// riscv_core
module riscv_core(
    input           sys_clk         ,
    input           sys_rst_n       ,
    output  reg     led_test        ,
    output          iram_cs         ,
    output  [11:0]  iram_addr       ,
    input   [31:0]  iram_rdata      ,
    output          dram_cs         ,
    output  [3:0]   dram_we         ,
    output  [11:0]  dram_addr       ,
    output  [31:0]  dram_wdata      ,
    input   [31:0]  dram_rdata      
);
Settings: LEC_CHECK=0, ABC_AREA=1, CAP_MARGIN=20, CELL_PAD_IN_SITES_DETAIL_PLACEMENT=0, CELL_PAD_IN_SITES_GLOBAL_PLACEMENT=0, CORE_ASPECT_RATIO=0.5, CORE_MARGIN=2, CORE_UTILIZATION=72, CTS_CLUSTER_DIAMETER=348, CTS_CLUSTER_SIZE=96, GPL_ROUTABILITY_DRIVEN=1, PLACE_DENSITY_LB_ADDON=0.08, SETUP_SLACK_MARGIN=1.03, SLEW_MARGIN=20, TNS_END_PERCENT=35; clock period 3.48 ns.
run.sh (not shown) runs the stock make flow with config.mk's settings and CLKGATE_MAP_FILE=.
The starting point aborted during clock tree synthesis (4_1_cts) with DPL-0033.
Next try:
--- a/flow/config.mk
+++ b/flow/config.mk
@@ -9 +9 @@
-export CAP_MARGIN = 20
+export CAP_MARGIN = 10
@@ -12 +11,0 @@
-export CORE_ASPECT_RATIO = 0.5
@@ -15,2 +13,0 @@
-export CTS_CLUSTER_DIAMETER = 348
-export CTS_CLUSTER_SIZE = 96
@@ -18,2 +15,2 @@
-export PLACE_DENSITY_LB_ADDON = 0.08
-export SETUP_SLACK_MARGIN = 1.03
+export MIN_ROUTING_LAYER = met1
+export SETUP_SLACK_MARGIN = 1.94
@@ -21 +18 @@
-export TNS_END_PERCENT = 35
+export TNS_END_PERCENT = 100
==> flow/constraint.sdc (replaced) <==
create_clock -name core_clock -period 6.68 [get_ports {sys_clk}]
set_input_delay 1.3360 -clock core_clock [delete_from_list [all_inputs] [get_ports {sys_clk}]]
set_output_delay 1.3360 -clock core_clock [all_outputs]
set_load 0.01 [all_outputs]
After rerunning: With this change the flow never finished: it broke off in global routing (5_1_grt) on GRT-0232; synthesized area does not change; synthesized cell count is unchanged; die area barely changes.
Next try:
--- a/flow/config.mk
+++ b/flow/config.mk
@@ -8 +7,0 @@
-export ABC_AREA = 1
@@ -11 +10 @@
-export CELL_PAD_IN_SITES_GLOBAL_PLACEMENT = 0
+export CELL_PAD_IN_SITES_GLOBAL_PLACEMENT = 1
@@ -13 +12 @@
-export CORE_UTILIZATION = 72
+export CORE_UTILIZATION = 51
@@ -18 +17 @@
-export TNS_END_PERCENT = 100
+export TNS_END_PERCENT = 15
==> flow/constraint.sdc (replaced) <==
create_clock -name core_clock -period 6.74 [get_ports {sys_clk}]
set_input_delay 1.3480 -clock core_clock [delete_from_list [all_inputs] [get_ports {sys_clk}]]
set_output_delay 1.3480 -clock core_clock [all_outputs]
set_load 0.01 [all_outputs]
With this change the flow went through all stages and came out clean. Synthesized area decreases by a few percent. Die area increases by a quarter to a third. Synthesized cell count decreases by about a fifth.
Next try:
--- a/flow/config.mk
+++ b/flow/config.mk
@@ -8,2 +8,2 @@
-export CAP_MARGIN = 10
-export CELL_PAD_IN_SITES_DETAIL_PLACEMENT = 0
+export CAP_MARGIN = 20
+export CELL_PAD_IN_SITES_DETAIL_PLACEMENT = 1
@@ -12 +12 @@
-export CORE_UTILIZATION = 51
+export CORE_UTILIZATION = 30
@@ -14,2 +14 @@
-export MIN_ROUTING_LAYER = met1
-export SETUP_SLACK_MARGIN = 1.94
+export PLACE_DENSITY = 0.45
@@ -17 +15,0 @@
-export TNS_END_PERCENT = 15
==> flow/constraint.sdc (replaced) <==
create_clock -name core_clock -period 10.0 [get_ports {sys_clk}]
set_input_delay 2.0000 -clock core_clock [delete_from_list [all_inputs] [get_ports {sys_clk}]]
set_output_delay 2.0000 -clock core_clock [all_outputs]
set_load 0.01 [all_outputs]
The new run finished clean.
Worst setup slack gets better by 0.85 ns.
Design area came out lower by a few percent.
Area after synthesis stays the same.
Next try:
--- a/flow/config.mk
+++ b/flow/config.mk
@@ -9,2 +8,0 @@
-export CELL_PAD_IN_SITES_DETAIL_PLACEMENT = 1
-export CELL_PAD_IN_SITES_GLOBAL_PLACEMENT = 1
@@ -12,3 +10,2 @@
-export CORE_UTILIZATION = 30
-export GPL_ROUTABILITY_DRIVEN = 1
-export PLACE_DENSITY = 0.45
+export CORE_UTILIZATION = 40
+export SETUP_SLACK_MARGIN = 1.1
==> flow/constraint.sdc (replaced) <==
create_clock -name core_clock -period 4.4 [get_ports {sys_clk}]
set_input_delay 0.8800 -clock core_clock [delete_from_list [all_inputs] [get_ports {sys_clk}]]
set_output_delay 0.8800 -clock core_clock [all_outputs]
set_load 0.01 [all_outputs]
Now the flow finished but fails on hold timing, setup timing.
Register-to-register slack degrades by 3.4 ns.
Clock skew falls by 0.045 ns.
Sequential power came out higher by well over a third.
Power increases to 2.5 times its value.
Cell area came out higher by a quarter to a third.
Synthesized cell count stays the same.
Final cell count climbs by a little under a tenth.
Next try:
--- a/flow/config.mk
+++ b/flow/config.mk
@@ -8,0 +9,2 @@
+export CELL_PAD_IN_SITES_DETAIL_PLACEMENT = 0
+export CELL_PAD_IN_SITES_GLOBAL_PLACEMENT = 0
@@ -10,2 +12,4 @@
-export CORE_UTILIZATION = 40
-export SETUP_SLACK_MARGIN = 1.1
+export CORE_UTILIZATION = 72
+export CTS_CLUSTER_DIAMETER = 349
+export GPL_ROUTABILITY_DRIVEN = 1
+export PLACE_DENSITY = 0.45
==> flow/constraint.sdc (replaced) <==
create_clock -name core_clock -period 3.58 [get_ports {sys_clk}]
set_input_delay 0.7160 -clock core_clock [delete_from_list [all_inputs] [get_ports {sys_clk}]]
set_output_delay 0.7160 -clock core_clock [all_outputs]
set_load 0.01 [all_outputs]
With this change the flow aborted during clock tree synthesis (4_1_cts).
Die size came out lower by well over a third.
Area after synthesis is unchanged.
Synthesized cell count stays the same.
Power and IR drop assume default switching activity.
